==> wip/cedar <==
==> flow/design.v (excerpt) <==
module reflex_core (
    input wire clk,                   
    input wire rst_n,                 
    input wire signed [15:0] z_pos,   
    input wire signed [15:0] z_vel,   
    input wire signed [15:0] kp_gain,
    input wire signed [15:0] kd_gain,
    input wire signed [15:0] vel_threshold,  
    output reg signed [15:0] u_out,   
    output reg guardian_active        
);
    reg signed [31:0] p_term;
    reg signed [31:0] d_term;
    reg signed [31:0] raw_sum;
    localparam signed [15:0] MAX_OUT = 16'd2000;   
    localparam signed [15:0] MIN_OUT = -16'd2000;  
    always @(posedge clk or negedge rst_n) begin
        if (!rst_n) begin
            u_out <= 16'd0;
            guardian_active <= 1'b0;
            p_term <= 32'd0;
            d_term <= 32'd0;
        end else begin
            if (($signed(z_vel) > $signed(vel_threshold)) || 
                ($signed(z_vel) < -$signed(vel_threshold))) begin
                guardian_active <= 1'b1;
                d_term <= z_vel * (kd_gain <<< 1); 
            end else begin
                guardian_active <= 1'b0;
                d_term <= z_vel * kd_gain;
            end
            p_term <= z_pos * kp_gain;  
            raw_sum = -(p_term + d_term); 
            if (raw_sum > MAX_OUT) 
                u_out <= MAX_OUT;
            else if (raw_sum < MIN_OUT) 
                u_out <= MIN_OUT;
            else
                u_out <= raw_sum[15:0];  
        end
    end
endmodule
==> flow/config.mk <==
export PLATFORM = sky130hd
export DESIGN_NAME = reflex_core
export DESIGN_NICKNAME = reflex_core
export VERILOG_FILES = /design/flow/design.v
export SDC_FILE = /design/flow/constraint.sdc
export NUM_CORES = 4
export LEC_CHECK = 0
export ABC_AREA = 1
export CAP_MARGIN = 20
export CELL_PAD_IN_SITES_DETAIL_PLACEMENT = 1
export CELL_PAD_IN_SITES_GLOBAL_PLACEMENT = 2
export CORE_ASPECT_RATIO = 1.05
export CORE_MARGIN = 3
export CORE_UTILIZATION = 40
export CTS_CLUSTER_SIZE = 25
export GPL_ROUTABILITY_DRIVEN = 1
export MAX_ROUTING_LAYER = met4
export SETUP_SLACK_MARGIN = 0.97
export SLEW_MARGIN = 35
export TNS_END_PERCENT = 100
==> flow/constraint.sdc <==
create_clock -name core_clock -period 5.22 [get_ports {clk}]
set_input_delay 1.0440 -clock core_clock [delete_from_list [all_inputs] [get_ports {clk}]]
set_output_delay 1.0440 -clock core_clock [all_outputs]
set_load 0.01 [all_outputs]
run.sh (not shown) runs the stock make flow with config.mk's settings and CLKGATE_MAP_FILE=.
==> wip/onyx (differences from wip/cedar) <==
==> flow/config.mk (replaced) <==
export PLATFORM = sky130hd
export DESIGN_NAME = reflex_core
export DESIGN_NICKNAME = reflex_core
export VERILOG_FILES = /design/flow/design.v
export SDC_FILE = /design/flow/constraint.sdc
export NUM_CORES = 4
export LEC_CHECK = 0
export ABC_AREA = 1
export CAP_MARGIN = 20
export CORE_MARGIN = 2
export CORE_UTILIZATION = 72
export CTS_CLUSTER_SIZE = 99
export PLACE_DENSITY = 0.41
export SETUP_SLACK_MARGIN = -0.42
export SLEW_MARGIN = 20
export TNS_END_PERCENT = 5
==> flow/constraint.sdc (replaced) <==
create_clock -name core_clock -period 4.32 [get_ports {clk}]
set_input_delay 0.8640 -clock core_clock [delete_from_list [all_inputs] [get_ports {clk}]]
set_output_delay 0.8640 -clock core_clock [all_outputs]
set_load 0.01 [all_outputs]
==> wip/violet (differences from wip/cedar) <==
==> flow/config.mk (replaced) <==
export PLATFORM = sky130hd
export DESIGN_NAME = reflex_core
export DESIGN_NICKNAME = reflex_core
export VERILOG_FILES = /design/flow/design.v
export SDC_FILE = /design/flow/constraint.sdc
export NUM_CORES = 4
export LEC_CHECK = 0
export CAP_MARGIN = 20
export CORE_MARGIN = 2
export CORE_UTILIZATION = 72
export PLACE_DENSITY_LB_ADDON = 0.24
export SETUP_SLACK_MARGIN = -0.39
export SLEW_MARGIN = 20
==> flow/constraint.sdc (replaced) <==
create_clock -name core_clock -period 6.47 [get_ports {clk}]
set_input_delay 1.2940 -clock core_clock [delete_from_list [all_inputs] [get_ports {clk}]]
set_output_delay 1.2940 -clock core_clock [all_outputs]
set_load 0.01 [all_outputs]
==> metrics.txt <==
# HELP chip_impl_metric Yosys and OpenROAD flow results
# TYPE chip_impl_metric gauge
chip_impl_info{name="run_status",value="failed layout checks"} 1
chip_impl_info{name="check.faults",value="negative setup slack"} 1
chip_impl_metric{name="die_h",unit="microns"} 194
chip_impl_metric{name="final_count_of_negative_setup_slack_endpoints",unit=""} 26
chip_impl_metric{name="synth_simple_gate_area_share",unit="%"} 15.0
chip_impl_info{name="worst_setup_path_end_kind",value="flip-flop"} 1
chip_impl_info{name="top_family_by_delay_on_critical_path",value="adder cells"} 1
chip_impl_info{name="layout.area.top_class",value="logic gates"} 1
chip_impl_metric{name="final_cells",unit=""} 3741
chip_impl_metric{name="cp_max_fo",unit=""} 7
chip_impl_metric{name="final.setup.worst_slack",unit="ns"} -0.596
chip_impl_metric{name="m1WireLength",unit="microns"} 27300
the above is filed under wip/violet

==> metrics.txt <==
# HELP chip_impl_metric Metrics from one implementation run
# TYPE chip_impl_metric gauge
chip_impl_metric{name="io_buffer_count",unit=""} 98
chip_impl_metric{name="row_count",unit=""} 71
chip_impl_info{name="run_status",value="aborted with a tool error"} 1
chip_impl_metric{name="synth_flop_count",unit=""} 81
chip_impl_info{name="halt_reason",value="[ERROR GRT-0232] Routing congestion too high. Check the congestion heatmap in the GUI."} 1
chip_impl_metric{name="cts_inserted_buffers",unit=""} 9
chip_impl_metric{name="die_h",unit="microns"} 199
chip_impl_metric{name="synth_simple_gate_area_share",unit="%"} 19.1
chip_impl_info{name="stop_stage",value="global routing"} 1
the above is filed under wip/onyx

==> metrics.txt <==
# HELP chip_impl_metric Yosys and OpenROAD flow results
# TYPE chip_impl_metric gauge
chip_impl_info{name="run_status",value="failed layout checks"} 1
chip_impl_info{name="check.faults",value="negative setup slack"} 1
chip_impl_metric{name="final.setup.worst_slack",unit="ns"} -1.04
chip_impl_metric{name="m1WireLength",unit="microns"} 40300
chip_impl_info{name="top_family_by_delay_on_critical_path",value="adder cells"} 1
chip_impl_info{name="layout.area.top_class",value="logic gates"} 1
chip_impl_metric{name="cp_max_fo",unit=""} 5
chip_impl_metric{name="synth_simple_gate_area_share",unit="%"} 19.1
chip_impl_info{name="worst_setup_path_end_kind",value="flip-flop"} 1
chip_impl_metric{name="final_cells",unit=""} 5209
chip_impl_metric{name="final_count_of_negative_setup_slack_endpoints",unit=""} 46
the above is filed under wip/cedar


---

==> inputs of trial 65 <==
==> flow/design.v <==
module reflex_core (
    input wire clk,                   
    input wire rst_n,                 
    input wire signed [15:0] z_pos,   
    input wire signed [15:0] z_vel,   
    input wire signed [15:0] kp_gain,
    input wire signed [15:0] kd_gain,
    input wire signed [15:0] vel_threshold,  
    output reg signed [15:0] u_out,   
    output reg guardian_active        
);
    reg signed [31:0] p_term;
    reg signed [31:0] d_term;
    reg signed [31:0] raw_sum;
    localparam signed [15:0] MAX_OUT = 16'd2000;   
    localparam signed [15:0] MIN_OUT = -16'd2000;  
    always @(posedge clk or negedge rst_n) begin
        if (!rst_n) begin
            u_out <= 16'd0;
            guardian_active <= 1'b0;
            p_term <= 32'd0;
            d_term <= 32'd0;
        end else begin
            if (($signed(z_vel) > $signed(vel_threshold)) || 
                ($signed(z_vel) < -$signed(vel_threshold))) begin
                guardian_active <= 1'b1;
                d_term <= z_vel * (kd_gain <<< 1); 
            end else begin
                guardian_active <= 1'b0;
                d_term <= z_vel * kd_gain;
            end
            p_term <= z_pos * kp_gain;  
            raw_sum = -(p_term + d_term); 
            if (raw_sum > MAX_OUT) 
                u_out <= MAX_OUT;
            else if (raw_sum < MIN_OUT) 
                u_out <= MIN_OUT;
            else
                u_out <= raw_sum[15:0];  
        end
    end
endmodule
==> flow/run.sh <==
#!/bin/bash
# the make line also repeats each setting of config.mk as NAME=value (left out here)
make -C /OpenROAD-flow-scripts/flow DESIGN_CONFIG=/design/flow/config.mk WORK_HOME=/design/flow/orfs CLKGATE_MAP_FILE= finish
==> flow/config.mk <==
export PLATFORM = sky130hd
export DESIGN_NAME = reflex_core
export DESIGN_NICKNAME = reflex_core
export VERILOG_FILES = /design/flow/design.v
export SDC_FILE = /design/flow/constraint.sdc
export NUM_CORES = 4
export LEC_CHECK = 0
export CAP_MARGIN = 20
export CORE_MARGIN = 2
export CORE_UTILIZATION = 37
export CTS_CLUSTER_DIAMETER = 214
export CTS_CLUSTER_SIZE = 100
export GPL_ROUTABILITY_DRIVEN = 0
export HOLD_SLACK_MARGIN = -0.08
export PLACE_DENSITY_LB_ADDON = 0.29
export SLEW_MARGIN = 20
export TNS_END_PERCENT = 10
==> flow/constraint.sdc <==
create_clock -name core_clock -period 8.0 [get_ports {clk}]
set_input_delay 1.6000 -clock core_clock [delete_from_list [all_inputs] [get_ports {clk}]]
set_output_delay 1.6000 -clock core_clock [all_outputs]
set_load 0.01 [all_outputs]
==> build 7 (differences from trial 65) <==
- CORE_MARGIN: 2 -> 10
- CORE_UTILIZATION: 37 -> 71
- CTS_CLUSTER_DIAMETER: 214 -> unset
- CTS_CLUSTER_SIZE: 100 -> unset
- GPL_ROUTABILITY_DRIVEN: 0 -> unset
- HOLD_SLACK_MARGIN: -0.08 -> unset
- PLACE_DENSITY_LB_ADDON: 0.29 -> unset
- SLEW_MARGIN: 20 -> 5
- TNS_END_PERCENT: 10 -> 30
==> flow/constraint.sdc (replaced) <==
create_clock -name core_clock -period 13.1 [get_ports {clk}]
set_input_delay 2.6200 -clock core_clock [delete_from_list [all_inputs] [get_ports {clk}]]
set_output_delay 2.6200 -clock core_clock [all_outputs]
set_load 0.01 [all_outputs]
==> trial 34 (differences from trial 65) <==
- CORE_UTILIZATION: 37 -> 72
- CTS_CLUSTER_DIAMETER: 214 -> 395
- CTS_CLUSTER_SIZE: 100 -> unset
- GPL_ROUTABILITY_DRIVEN: 0 -> unset
- HOLD_SLACK_MARGIN: -0.08 -> unset
- PLACE_DENSITY: unset -> 0.36
- PLACE_DENSITY_LB_ADDON: 0.29 -> unset
- SETUP_SLACK_MARGIN: unset -> -0.39
- TNS_END_PERCENT: 10 -> unset
==> flow/constraint.sdc (replaced) <==
create_clock -name core_clock -period 6.47 [get_ports {clk}]
set_input_delay 1.2940 -clock core_clock [delete_from_list [all_inputs] [get_ports {clk}]]
set_output_delay 1.2940 -clock core_clock [all_outputs]
set_load 0.01 [all_outputs]
==> build 31 (differences from trial 65) <==
- CORE_UTILIZATION: 37 -> 52
- CTS_CLUSTER_DIAMETER: 214 -> unset
- CTS_CLUSTER_SIZE: 100 -> 99
- GPL_ROUTABILITY_DRIVEN: 0 -> unset
- HOLD_SLACK_MARGIN: -0.08 -> unset
- PLACE_DENSITY_LB_ADDON: 0.29 -> unset
- TNS_END_PERCENT: 10 -> unset
==> flow/constraint.sdc (replaced) <==
create_clock -name core_clock -period 5.93 [get_ports {clk}]
set_input_delay 1.1860 -clock core_clock [delete_from_list [all_inputs] [get_ports {clk}]]
set_output_delay 1.1860 -clock core_clock [all_outputs]
set_load 0.01 [all_outputs]
==> summary of the runs <==
Build 7 finished with timing, DRC and antenna clean. Trial 34 completed, yet does not pass: setup timing. Build 31 finished but failed the layout checks on setup timing. Trial 65 completed with no timing, DRC or antenna violations.
Flip-flop count is the same in build 31 and trial 34.
Core utilization, highest first: trial 34, build 7, build 31, trial 65.
In build 7 the critical path depth is lower than in build 31, by 3.
==> figures <==
                                                                    build 7                 trial 65         build 31         trial 34
Die outline width                                               211 microns              268 microns      227 microns      194 microns
Highest cell delay on the worst timing path                         0.98 ns                  0.57 ns          0.55 ns          0.56 ns
Status                                              complete, no violations  complete, no violations  failed layout checks  failed layout checks
Layout check failures                                                     -                        -     setup timing     setup timing
Setup slack of the worst register-to-register path                  8.24 ns                  2.94 ns          1.00 ns          1.73 ns
Pre-CTS setup slack                                                 3.25 ns                -0.214 ns         -1.70 ns         -1.35 ns
GR Util met1                                                          0.338                    0.238            0.378            0.503
Clock-cell share of area                                             0.0124                  0.00936          0.00848          0.00935
Hold_ws                                                            0.814 ns                 0.784 ns         0.793 ns         0.742 ns
Slew margin rel.                                                      0.341                    0.490            0.502            0.498

---

==> inputs of run a <==
// reflex_core: RTL as listed in full above, without the edits since
clock: 7.78 ns
lec_check: 0
cap_margin: 20
core_margin: 2
core_utilization: 42
slew_margin: 20
==> run b (differences from run a) <==
--- a/flow/config.mk
+++ b/flow/config.mk
@@ -9,3 +9,4 @@
 export CORE_MARGIN = 2
-export CORE_UTILIZATION = 42
+export CORE_UTILIZATION = 64
+export SETUP_SLACK_MARGIN = 1.44
 export SLEW_MARGIN = 20
==> flow/constraint.sdc (replaced) <==
create_clock -name core_clock -period 5.43 [get_ports {clk}]
set_input_delay 1.0860 -clock core_clock [delete_from_list [all_inputs] [get_ports {clk}]]
set_output_delay 1.0860 -clock core_clock [all_outputs]
set_load 0.01 [all_outputs]
==> run c (differences from run a) <==
--- a/flow/config.mk
+++ b/flow/config.mk
@@ -9,3 +9,4 @@
 export CORE_MARGIN = 2
-export CORE_UTILIZATION = 42
+export CORE_UTILIZATION = 72
+export SETUP_SLACK_MARGIN = 1.85
 export SLEW_MARGIN = 20
==> flow/constraint.sdc (replaced) <==
create_clock -name core_clock -period 6.32 [get_ports {clk}]
set_input_delay 1.2640 -clock core_clock [delete_from_list [all_inputs] [get_ports {clk}]]
set_output_delay 1.2640 -clock core_clock [all_outputs]
set_load 0.01 [all_outputs]
==> results.tsv <==
metric	value	unit
status	complete, but fails checks	
violations	negative setup slack	
period_used_share	123	%
top_layer	met4	
wire_per_inst	19.2	µm
final_core_util	86.7	%
overflow	0	
fin_area	34500	µm²
path_clk_slew	0.07	ns
whs	0.771	ns
start_kind	primary input	
fin_ws	-1.28	ns
cp.arrival	6.93	ns
setup_viol	42	
The numbers above come from run b.

==> results.tsv <==
metric	value	unit
mux_area_share	0.754	%
syn-cell-area	25900	µm²
ys_cells	2869	
overflow	60	
status	did not finish	
tool.error	[ERROR GRT-0232] Routing congestion too high. Check the congestion heatmap in the GUI.	
place_inst	3687	
ys_async_sr_fraction	100	%
synth-edff-count	0	
die-width	194	µm
lastStage	global routing (5_1_grt)	
simple_gate_area_share	15.0	%
gp_congestion	0.957	
The numbers above come from run c.

==> results.tsv <==
metric	value	unit
whs	0.743	ns
path_clk_slew	0.07	ns
start_kind	primary input	
period_used_share	97.2	%
fin_ws	0.218	ns
fin_area	30200	µm²
cp.arrival	7.79	ns
final_core_util	49.8	%
wire_per_inst	15.5	µm
status	no timing/DRC/antenna violations	
The numbers above come from run a.


---

==> build 44 <==
RTL: the design.v shown in full above, as it stands there.
==> flow/config.mk <==
export PLATFORM = sky130hd
export DESIGN_NAME = reflex_core
export DESIGN_NICKNAME = reflex_core
export VERILOG_FILES = /design/flow/design.v
export SDC_FILE = /design/flow/constraint.sdc
export NUM_CORES = 4
export LEC_CHECK = 0
export CAP_MARGIN = 20
export CORE_MARGIN = 2
export CORE_UTILIZATION = 68
export CTS_CLUSTER_SIZE = 99
export PLACE_DENSITY = 0.41
export SLEW_MARGIN = 20
export TNS_END_PERCENT = 5
==> flow/constraint.sdc <==
create_clock -name core_clock -period 4.32 [get_ports {clk}]
set_input_delay 0.8640 -clock core_clock [delete_from_list [all_inputs] [get_ports {clk}]]
set_output_delay 0.8640 -clock core_clock [all_outputs]
set_load 0.01 [all_outputs]
==> build 27: changes against build 44 <==
CORE_UTILIZATION = 37   (was 68)
CTS_CLUSTER_DIAMETER = 214   (was not set)
CTS_CLUSTER_SIZE = 100   (was 99)
HOLD_SLACK_MARGIN = -0.08   (was not set)
PLACE_DENSITY = not set   (was 0.41)
PLACE_DENSITY_LB_ADDON = 0.29   (was not set)
TNS_END_PERCENT = not set   (was 5)
==> flow/constraint.sdc (replaced) <==
create_clock -name core_clock -period 8.0 [get_ports {clk}]
set_input_delay 1.6000 -clock core_clock [delete_from_list [all_inputs] [get_ports {clk}]]
set_output_delay 1.6000 -clock core_clock [all_outputs]
set_load 0.01 [all_outputs]
==> results <==
Synthesized area is the same in build 27 and build 44.
Between build 44 and build 27, the lower die size is in build 44 (gap 45%, measured against build 27).
In build 27 the via count is smaller than in build 44, by about 15%.
Against build 44, the non-clock buffer count of build 27 is lower by 209.
Clock-buffer cell count: build 27 is lower than build 44 (1).
Against build 27, the clock skew of build 44 is lower by 0.0020 ns.
Against build 44, the register-to-register slack of build 27 is better by 3.1 ns.
Build 44 completed, yet does not pass: negative setup slack. Build 27 passed the timing, design-rule and antenna checks.
==> figures <==
quantity	build 27	build 44
Result of the run	complete, no violations	failed layout checks
Violated checks	-	negative setup slack
Site Rows	96	71
Arrival time reported for the critical path endpoint	7.97 ns	6.89 ns
OpenROAD warning count	26	31
Worst-case clock skew	0.0108 ns	0.00886 ns
Met2 Track Usage GR	29.9%	67.6%
Post-layout utilization of the core	43.6%	86.6%
Worst max-slew margin expressed relative to the limit	49.0%	46.8%
Worst slack at placement	-0.214 ns	-3.07 ns
Combinational gate area	0.0209 mm2	0.0222 mm2
Final-stage net count	4007	4216
Die Width	268 um	199 um
